== run A ==
// ALU_TOP
module ALU_TOP #(parameter wid =16,parameter MB=32)   
  (
   input  wire [wid-1:0] A,
   input  wire [wid-1:0] B,
   input  wire [3:0]     alu_fun,
   input  wire           clk,
   input  wire           rest,
   output wire  [wid-1:0]  ari_out,   
   output wire            carry_out,
   output wire            ari_flag,
   output wire  [wid-1:0] log_out,
   output wire            log_flag,
   output wire  [wid-1:0] cmp_out,
   output wire            cmp_flag,
   output wire  [wid-1:0] shift_out,
   output wire            shift_flag
   );
export LEC_CHECK = 0
export CAP_MARGIN = 20
export CORE_MARGIN = 2
export CORE_UTILIZATION = 40
export GPL_ROUTABILITY_DRIVEN = 0
export PLACE_DENSITY_LB_ADDON = 0.23
export SETUP_SLACK_MARGIN = 5.0
export SLEW_MARGIN = 15
export TNS_END_PERCENT = 45
create_clock -name core_clock -period 35.0 [get_ports {clk}]
run.sh (not shown) runs the stock make flow with config.mk's settings and CLKGATE_MAP_FILE=.
Looking at the reports, run A completed the entire flow and the layout it produced met the timing, DRC and antenna checks.
### run A -> run B
- swapping 45 for 10 in TNS_END_PERCENT
- putting CTS_CLUSTER_DIAMETER at 398 where nothing was set
- clearing GPL_ROUTABILITY_DRIVEN, which used to be 0
- swapping 15 for 20 in SLEW_MARGIN
- putting CTS_CLUSTER_SIZE at 98 where nothing was set
- clearing SETUP_SLACK_MARGIN, which used to be 5.0
- clearing PLACE_DENSITY_LB_ADDON, which used to be 0.23
### Flow results
The final layout from run B, which completed every stage, passed the timing, DRC and antenna checks at the end of the flow.
Per the comparison of run B with run A, count of buffering cells on the critical path with inverters included now sits lower; via-per-instance ratio saw a decrease; post-route clock period utilization picked up an extra 7.3 points.
Modified inputs, run C compared to run B
- a deleted CTS_CLUSTER_DIAMETER that had been 398
- a deleted CTS_CLUSTER_SIZE that had been 98
- a deleted TNS_END_PERCENT that had been 10
- a change of the clock period (ns, I/O delays scaled along) from 35.0 to 34.2
### Flow results
Timing, DRC, antenna: 0 failures across run B and run C. Number of nets in the final layout: run B and run C compared, lower one is run B. Diff run B -> run C: global-route usage over all layers -0.46 points; via-per-instance ratio now smaller; number of placed instances with taps included rose 0.77%. Lower relative area change from synthesis to final layout was reported by run B, not run C.


ALU_TOP again, from the RTL that the note above started with.
export LEC_CHECK = 0
export CAP_MARGIN = 20
export CORE_MARGIN = 2
export CORE_UTILIZATION = 70
export CTS_CLUSTER_DIAMETER = 232
export CTS_CLUSTER_SIZE = 37
export MAX_ROUTING_LAYER = met4
export PLACE_DENSITY = 0.62
export SLEW_MARGIN = 20
export TNS_END_PERCENT = 5
create_clock -name core_clock -period 29.4 [get_ports {clk}]
The baseline did not get past global routing.
Edit:
- CORE_UTILIZATION: 70 -> 66
- CTS_CLUSTER_SIZE: 37 -> default
- PLACE_DENSITY: 0.62 -> default
Effect: The changed run produced a layout that fails on setup timing. Synthesized area is unchanged. Synthesized cell count stays the same. Die area rises by about 6%.
Edit:
- CORE_UTILIZATION: 66 -> 11
- CTS_CLUSTER_DIAMETER: 232 -> default
- MAX_ROUTING_LAYER: met4 -> default
- TNS_END_PERCENT: 5 -> default
- clock period: 29.4 -> 42.2 ns (I/O delays scaled with it)
=> Now the flow produced a clean layout. Utilization fell by 76 points. Clock-buffer cell count fell by 1. Global-route usage fell by 44 points. Setup slack gains 4300 ps. Power fell by well over a third. Combinational power fell by well over a third.
Edit:
- CORE_UTILIZATION: 11 -> 66
- SETUP_SLACK_MARGIN: default -> -2.0
- clock period: 42.2 -> 29.8 ns (I/O delays scaled with it)
Now the flow finished but failed the layout checks on setup timing.
Routed wire length shrinks by 5.1%.
Die size shrinks by 83%.
Setup slack got worse by 3200 ps.
Hold slack got worse by 2500 ps.
Design area grows by 4.6%.
Critical path depth grows by 4.
Sequential power grows by 40%.
Sequential cell count is unchanged.
Utilization grows by 71 points.
Power grows by 56%.


build 82:
ALU_TOP again, from the RTL that the note above started with.
// ALU_TOP
module ALU_TOP #(parameter wid =16,parameter MB=32)   
  (
   input  wire [wid-1:0] A,
   input  wire [wid-1:0] B,
   input  wire [3:0]     alu_fun,
   input  wire           clk,
   input  wire           rest,
   output wire  [wid-1:0]  ari_out,   
   output wire            carry_out,
   output wire            ari_flag,
   output wire  [wid-1:0] log_out,
   output wire            log_flag,
   output wire  [wid-1:0] cmp_out,
   output wire            cmp_flag,
   output wire  [wid-1:0] shift_out,
   output wire            shift_flag
   ); 
  wire  AR_EN,LO_EN,CM_EN,SH_EN; 
  wire [1:0]  ms,ls;
  assign ms=alu_fun[1:0];
  assign ls=alu_fun[3:2];
  ari_unit U_arithmatic (
  .A(A),
  .B(B),
  .clk(clk),
  .rest(rest),
  .alu_fun(ms),
  .ari_EN(AR_EN),
  .ari_out(ari_out),
  .carry_out(carry_out),
  .ari_flag(ari_flag)
  );
  cmp_unit U_compare (
  .A(A),
  .B(B),
  .clk(clk),
  .rest(rest),
  .alu_fun(ms),
  .cmp_EN(CM_EN),
  .cmp_out(cmp_out),
  .cmp_flag(cmp_flag)
  );
  log_unit U_logic (
  .A(A),
  .B(B),
  .clk(clk),
  .rest(rest),
  .alu_fun(ms),
  .log_EN(LO_EN),
  .log_out(log_out),
  .log_flag(log_flag)
  );
  shift_unit U_shift (
  .A(A),
  .B(B),
  .clk(clk),
  .rest(rest),
  .alu_fun(ms),
  .shift_EN(SH_EN),
  .shift_out(shift_out),
  .shift_flag(shift_flag)
  );
  dec_unit U_decoder (
  .alu_fun(ls),
  .cmp_EN(CM_EN),
  .ari_EN(AR_EN),
  .shift_EN(SH_EN),
  .log_EN(LO_EN)
  );
endmodule 
Settings: LEC_CHECK=0, CAP_MARGIN=20, CORE_MARGIN=2, CORE_UTILIZATION=70, CTS_CLUSTER_DIAMETER=232, CTS_CLUSTER_SIZE=33, MAX_ROUTING_LAYER=met4, PLACE_DENSITY=0.65, SLEW_MARGIN=20, TNS_END_PERCENT=5; clock period 29.4 ns.
Build 82 did not run to completion, as it errored out during 5_1_grt.
Input changes introduced in build 51 (baseline for comparison: build 82):
Settings: an added HOLD_SLACK_MARGIN of -0.09; a deleted CTS_CLUSTER_DIAMETER that had been 232; a change of CTS_CLUSTER_SIZE from 33 to 36; an added SETUP_SLACK_MARGIN of 5.0; a deleted PLACE_DENSITY that had been 0.65; a deleted MAX_ROUTING_LAYER that had been met4; a change of the clock period (ns, I/O delays scaled along) from 29.4 to 32.1.
- As far as number of buffers created by CTS goes, build 82 and build 51 are indistinguishable; the numbers are identical.
- Comparing build 82 against build 51, there is no change at all in register bit total from synthesis.
- [flow] build 51 | stages: complete | final checks: fail | reason: setup timing
- Comparing build 82 with build 51, the and-or/or-and share of the synthesized area came out essentially unchanged.
- Diff build 51..build 82 | number of instances in the synthesized netlist | unchanged
[inputs] build 21 vs build 51
Settings: a deleted CTS_CLUSTER_SIZE that had been 36; a deleted TNS_END_PERCENT that had been 5; a change of HOLD_SLACK_MARGIN from -0.09 to 0.03; a change of CORE_UTILIZATION from 70 to 40; a change of the clock period (ns, I/O delays scaled along) from 32.1 to 35.0.
### Flow results
- Looking at the reports, build 21 completed the entire flow and the layout it produced met the timing, DRC and antenna checks.
- Build 51 → build 21: setup TNS after final layout picked up an extra 0.37 ns; final area picked up an extra about 3.6%; share of final layout cell area taken by non-clock buffers now sits higher; die size climbed about 70%.
- Build 21 gives more power share of the clock group than build 51 did.
- In terms of netlist area before placement, build 21 and build 51 differ only marginally.
- Looking at critical path's slowest cell, the sky130_fd_sc_hd__clkdlybuf4s50_1 result is from build 51; the sky130_fd_sc_hd__or4_4 one comes from build 21.


ALU_TOP again, from the RTL that the note above started with.
clock: 15.4 ns
lec_check: 0
cap_margin: 20
core_margin: 2
core_utilization: 71
cts_cluster_diameter: 400
cts_cluster_size: 100
place_density: 0.39
slew_margin: 20
The baseline did not get past 4_1_cts on DPL-0038.
Next try:
- CORE_UTILIZATION: 71 -> 58
- CTS_CLUSTER_DIAMETER: 400 -> unset
- CTS_CLUSTER_SIZE: 100 -> unset
- PLACE_DENSITY: 0.39 -> unset
- TNS_END_PERCENT: unset -> 5
- clock period: 15.4 -> 29.4 ns (I/O delays scaled with it)
=>
- This time the run finished but failed the layout checks on setup timing
- die size rose by about a fifth
- synthesized area does not change
- synthesized cell count stays the same
Next try:
- CORE_UTILIZATION: 58 -> 44
- TNS_END_PERCENT: 5 -> unset
- clock period: 29.4 -> 34.2 ns (I/O delays scaled with it)
After rerunning:
- The changed run ran to the end with no violations
- total power falls by 21%
- cell count came out lower by 8.2%
- worst hold slack improved by 1100 ps
- wire length drops by 5.4%
- worst setup slack improves by 1600 ps
- clock-buffer cell count decreases by 2
- clock power is higher by about 1%
- sequential share of layout area goes up by 1.2 points
- synthesized cell count does not change
Next try:
- ABC_AREA: unset -> 1
- CORE_UTILIZATION: 44 -> 56
- TNS_END_PERCENT: unset -> 10
- clock period: 34.2 -> 19.1 ns (I/O delays scaled with it)
Result: The changed run finished with setup timing left; global-route usage rose by 8.9 points; sequential power rose by 79%; via count rose by 24%; power rose by 86%; wire length rose by 12%; sequential cell count stays the same; worst setup slack degrades by 10000 ps.
Next try:
- ABC_AREA: 1 -> unset
- CORE_UTILIZATION: 56 -> 40
- CTS_CLUSTER_DIAMETER: unset -> 116
- CTS_CLUSTER_SIZE: unset -> 98
- clock period: 19.1 -> 35.0 ns (I/O delays scaled with it)
Outcome:
- The changed run went through all stages and came out clean
- wire length drops by a little under a tenth
- worst setup slack improves by 10000 ps
- sequential share of layout area climbs by 1.7 points
- clock power drops by well over a third
- critical path depth drops by 94
- sequential power drops by well over a third
- synthesized area drops by a few percent
- cell area drops by about a fifth
- power drops by well over a third
- clock-buffer cell count stays the same
- final cell count drops by a quarter to a third
Next try:
- CORE_UTILIZATION: 40 -> 61
- CTS_CLUSTER_DIAMETER: 116 -> unset
- CTS_CLUSTER_SIZE: 98 -> unset
- SETUP_SLACK_MARGIN: unset -> 5.0
- TNS_END_PERCENT: 10 -> 5
Outcome: Total power grows by 7.4%. Clock-buffer cell count shrinks by 1. Area after synthesis does not change. Cell count shrinks by 1.1%. First-iteration DRC count grows by 28%. Utilization grows by 30 points. Via count grows by 8.4%. Maximum frequency grows by 8.3%.


Setup of v28:
The RTL this note starts from:
==> flow/design.v <==
module ari_unit #(parameter width =16,parameter MSB=32)  
(      input      [width-1:0] A,
       input      [width-1:0] B,
       input                  clk,
       input                  rest,
       input      [1:0]       alu_fun,
       input                  ari_EN,
       output reg [width-1:0] ari_out,  
       output reg             carry_out,
       output reg             ari_flag
       );
       reg  [width-1:0] ari_out_reg;  
 always @(posedge clk or negedge rest)  
       begin 
         if(!rest)
        ari_out <='b0;
      else
          ari_out <=ari_out_reg;
       end  
 always @(*)
      begin 
        carry_out=1'b0;
        ari_flag=1'b0;
        ari_out_reg='b0;
        if(ari_EN)
          begin
          case(alu_fun)    
          2'b00: begin
                 { carry_out,ari_out_reg}=A+B;
                  ari_flag=1'b1;
                  end 
          2'b01:begin
                {carry_out,ari_out_reg}=A-B;                  
                 ari_flag=1'b1;
                end                               
          2'b10:begin
                ari_out_reg=A*B;
                ari_flag=1'b1;
                end                                 
          2'b11:begin
                if(B=='b0)
                  ari_out_reg={width{1'b1}};  
                else
                  ari_out_reg=A/B;
                ari_flag=1'b1;
               end                   
          default: ari_out_reg='b0; 
          endcase
        end  
        else
            begin
            ari_out_reg='b0;
            end   
      end
  endmodule   
module cmp_unit #(parameter width =16)  
(      input      [width-1:0] A,
       input      [width-1:0] B,
       input                  clk,
       input                  rest,
       input      [1:0]       alu_fun,
       input                  cmp_EN,
       output reg [width-1:0] cmp_out,
       output reg             cmp_flag
       );
       reg [width-1:0]  cmp_out_reg; 
 always @(posedge clk or negedge rest)   
       begin 
         if(!rest)
        cmp_out <='b0;
      else
          cmp_out <=cmp_out_reg;
       end  
 always @(*)
      begin 
        cmp_flag=1'b0;
        cmp_out_reg=1'b0;
        if(cmp_EN)
          begin
              case(alu_fun)    
              2'b00: begin
                        cmp_out_reg='b0;
                        cmp_flag=1'b1;
                     end                                       
              2'b01:begin
                     if(A==B)
                       begin
                        cmp_out_reg='b1;
                        cmp_flag=1'b1;
                       end 
                      else
                        begin
                        cmp_out_reg='b0;
                        end
                    end
              2'b10:begin
                     if(A>B)
                       begin
                        cmp_out_reg='b10;
                        cmp_flag=1'b1;
                       end 
                      else
                        begin
                        cmp_out_reg='b0;
                        end
                    end
              2'b11:begin
                     if(A<B)
                       begin
                        cmp_out_reg='b11;
                        cmp_flag=1'b1;
                       end 
                      else
                        begin
                        cmp_out_reg='b0;
                        end
                    end
              default: cmp_out_reg='b0; 
              endcase
       end        
       else
          begin
          cmp_out_reg='b0;
          end 
      end
  endmodule   
module log_unit #(parameter width =16)  
(      input      [width-1:0] A,
       input      [width-1:0] B,
       input                  clk,
       input                  rest,
       input      [1:0]       alu_fun,
       input                  log_EN,
       output reg [width-1:0] log_out,
       output reg             log_flag
       );
       reg  [width-1:0] log_out_reg; 
 always @(posedge clk or negedge rest)   
       begin 
         if(!rest)
        log_out <=1'b0;
      else
          log_out <=log_out_reg;
       end  
 always @(*)
      begin 
        log_flag=1'b0;
        log_out_reg='b0;
        if(log_EN)
        begin  
             case(alu_fun)    
             2'b00: begin                    
                        log_out_reg=A&B;
                        log_flag=1'b1;
                    end                                     
            2'b01:begin     
                        log_out_reg=A|B;
                        log_flag=1'b1;
                   end     
            2'b10:begin                  
                        log_out_reg=~(A&B);
                        log_flag=1'b1;
                  end                    
           2'b11:begin           
                        log_out_reg=~(A|B);
                        log_flag=1'b1;
                 end                  
           default: log_out_reg='b0; 
          endcase  
        end
        else
            begin
            log_out_reg='b0;
            end
      end      
  endmodule   
module shift_unit #(parameter width =16)  
(      input      [width-1:0] A,
       input      [width-1:0] B,
       input                  clk,
       input                  rest,
       input      [1:0]       alu_fun,
       input                  shift_EN,
       output reg [(width*2)-1:0] shift_out,
       output reg             shift_flag
       );
       reg  [(width*2)-1:0]  shift_out_reg; 
 always @(posedge clk or negedge rest)   
       begin 
         if(!rest)
        shift_out <='b0;
      else
          shift_out <=shift_out_reg;
       end  
 always @(*)
      begin 
        shift_flag=1'b0;
        shift_out_reg='b0;
        if(shift_EN)
          begin
          case(alu_fun)    
              2'b00:begin              
                        shift_out_reg=A>>1;
                        shift_flag=1'b1;
                    end                                   
              2'b01:begin
                        shift_out_reg=A<<1;
                        shift_flag=1'b1;
                    end                 
              2'b10:begin
                        shift_out_reg=B>>1;
                        shift_flag=1'b1;
                    end 
              2'b11:begin   
                        shift_out_reg=B<<1;
                        shift_flag=1'b1;
                    end 
             default: shift_out_reg='b0; 
             endcase  
          end
          else
             begin
             shift_out_reg='b0;
             end
      end       
  endmodule   
module dec_unit   
(     
       input           [1:0]     alu_fun,
       output    reg             ari_EN,
       output    reg             log_EN,
       output    reg             cmp_EN,
       output    reg             shift_EN
       );
 always @(*)  
       begin 
       ari_EN=1'b0;
       log_EN=1'b0;
       cmp_EN=1'b0;
       shift_EN=1'b0;
       casex(alu_fun)
         2'b00:ari_EN=1'b1;
         2'b11:shift_EN=1'b1;
         2'b10:cmp_EN=1'b1;
         2'b01:log_EN=1'b1;
         default: begin
                   ari_EN=1'b0;
                   log_EN=1'b0;
                   cmp_EN=1'b0;
                   shift_EN=1'b0;
                  end
       endcase           
       end         
endmodule 
module ALU_TOP #(parameter wid =16,parameter MB=32)   
  (
   input  wire [wid-1:0] A,
   input  wire [wid-1:0] B,
   input  wire [3:0]     alu_fun,
   input  wire           clk,
   input  wire           rest,
   output wire  [wid-1:0]  ari_out,   
   output wire            carry_out,
   output wire            ari_flag,
   output wire  [wid-1:0] log_out,
   output wire            log_flag,
   output wire  [wid-1:0] cmp_out,
   output wire            cmp_flag,
   output wire  [wid-1:0] shift_out,
   output wire            shift_flag
   ); 
  wire  AR_EN,LO_EN,CM_EN,SH_EN; 
  wire [1:0]  ms,ls;
  assign ms=alu_fun[1:0];
  assign ls=alu_fun[3:2];
  ari_unit U_arithmatic (
  .A(A),
  .B(B),
  .clk(clk),
  .rest(rest),
  .alu_fun(ms),
  .ari_EN(AR_EN),
  .ari_out(ari_out),
  .carry_out(carry_out),
  .ari_flag(ari_flag)
  );
  cmp_unit U_compare (
  .A(A),
  .B(B),
  .clk(clk),
  .rest(rest),
  .alu_fun(ms),
  .cmp_EN(CM_EN),
  .cmp_out(cmp_out),
  .cmp_flag(cmp_flag)
  );
  log_unit U_logic (
  .A(A),
  .B(B),
  .clk(clk),
  .rest(rest),
  .alu_fun(ms),
  .log_EN(LO_EN),
  .log_out(log_out),
  .log_flag(log_flag)
  );
  shift_unit U_shift (
  .A(A),
  .B(B),
  .clk(clk),
  .rest(rest),
  .alu_fun(ms),
  .shift_EN(SH_EN),
  .shift_out(shift_out),
  .shift_flag(shift_flag)
  );
  dec_unit U_decoder (
  .alu_fun(ls),
  .cmp_EN(CM_EN),
  .ari_EN(AR_EN),
  .shift_EN(SH_EN),
  .log_EN(LO_EN)
  );
endmodule 
Settings: LEC_CHECK=0, ABC_AREA=1, CAP_MARGIN=20, CELL_PAD_IN_SITES_GLOBAL_PLACEMENT=1, CORE_MARGIN=8, CORE_UTILIZATION=40, CTS_CLUSTER_DIAMETER=382, GPL_TIMING_DRIVEN=0, HOLD_SLACK_MARGIN=0.16, MAX_ROUTING_LAYER=met4, PLACE_DENSITY_LB_ADDON=0.2, SETUP_SLACK_MARGIN=-2.0, SLEW_MARGIN=25, TNS_END_PERCENT=80; clock period 20.2 ns.
From the logs: v28 reached the end of the flow and failed the layout checks with negative setup slack.
Input changes introduced in v6 (baseline for comparison: v28):
- CTS_CLUSTER_DIAMETER removed (was 382)
- CORE_MARGIN changed from 8 to 2
- PLACE_DENSITY_LB_ADDON removed (was 0.2)
- CORE_UTILIZATION changed from 40 to 68
- HOLD_SLACK_MARGIN removed (was 0.16)
- MAX_ROUTING_LAYER removed (was met4)
- SLEW_MARGIN changed from 25 to 20
- SETUP_SLACK_MARGIN changed from -2.0 to 2.13
- TNS_END_PERCENT removed (was 80)
- GPL_TIMING_DRIVEN removed (was 0)
- CELL_PAD_IN_SITES_GLOBAL_PLACEMENT removed (was 1)
- the clock period (ns, I/O delays scaled along) changed from 20.2 to 8.61
Findings:
Final checks on v28, whose flow otherwise completed, came back failing, citing negative setup slack.
Seen in the log of v6: DPL-0038 during clock tree synthesis (4_1_cts), after which the run never completed.
The detailed placement HPWL in v6 sits 3200 um above the value recorded for v28.
Between v28 and v6, the number of cells in the yosys synthesis report figures differ only marginally.
Compared v6 vs v28, and area of the core region is down in v6.
On v6: number of rows in the core area is 17 lower than what v28 gave.
Compared with v28, v6 improves floorplan die area.
What v46 does differently from v6 at the input level:
- SETUP_SLACK_MARGIN changed from 2.13 to 1.68
- PLACE_DENSITY newly set to 0.95
- CTS_CLUSTER_SIZE newly set to 72
- CORE_UTILIZATION changed from 68 to 72
### Flow results
- Status: v6 FAILED at clock tree synthesis (4_1_cts) (tool error)
- v46 did not run to completion, as it errored out during clock tree synthesis (4_1_cts).
- When the final numbers for v6 and v46 were put side by side, the die outline height turned out to be greater in v6.
- Against v6, v46 comes in about 6% lower on standard cell core area.
- v46 vs. v6: post-synthesis compound-gate area fraction held; detailed placer's ending HPWL went up 22%; post-detailed-placement cell area held; global placement routability congestion went up about 3.4%.
- Higher standard-cell row count was reported by v6, not v46.
- Comparing v46 against v6, there is no change at all in post-synthesis cell type count.
- Delta(chip area, v46 - v6) < 0
Modified inputs, v47 compared to v46
- removing CTS_CLUSTER_SIZE (formerly 72)
- removing PLACE_DENSITY (formerly 0.95)
- removing ABC_AREA (formerly 1)
- changing SETUP_SLACK_MARGIN from 1.68 to -0.67
==> comparison <==
- Delta (v47 minus v46): die boundary height fell by 2.1 um; number of distinct library cells after synthesis rose by about 40%; post-synthesis chip area from yosys fell by 2.8%.
- Portion of the post-synthesis area used by sequential elements ends up lower on v46.
- Die outline width went down slightly going from v46 to v47.
- Going from v46 to v47, count of instantiated cells in the yosys netlist shrinks by 17%.
- v47 terminated abnormally: detailed placement (3_5_place_dp) reported DPL-0033.
[inputs] v15 vs v47
- a deleted SETUP_SLACK_MARGIN that had been -0.67
- a change of CORE_UTILIZATION from 72 to 66
- a change of the clock period (ns, I/O delays scaled along) from 8.61 to 28.7
==> comparison <==
Tool error GRT-0232 stopped v15 during global routing (5_1_grt); no final results. Sort v15 and v47 by global placer's final weighted congestion asc -> top: v47. Number of placement rows (v15 over v47): increase, 3. Chip area (v15 / v47): 1.09. Vertical extent of the die grows by a few percent when moving from v47 to v15.
--- input diff v15..v53 ---
- CORE_UTILIZATION changed from 66 to 69
- CTS_CLUSTER_SIZE newly set to 100
- CTS_CLUSTER_DIAMETER newly set to 231
- the clock period (ns, I/O delays scaled along) changed from 28.7 to 42.2
--- outcome ---
- v53 completed every stage of the flow, and the final layout passed the timing, DRC and antenna checks.
- The log for v15 ends in global routing (5_1_grt) with error GRT-0232, so the run never completed.
- As far as async set-or-reset flop fraction in the synthesized netlist goes, v15 and v53 are indistinguishable; the numbers are identical.
- In v53 relative to v15, overall die width had gone down by a few percent.
- v53 vs. v15: pre-CTS setup slack went up by 5.00 ns.
No activity file was given, so power comes from the tool's default toggle rates.
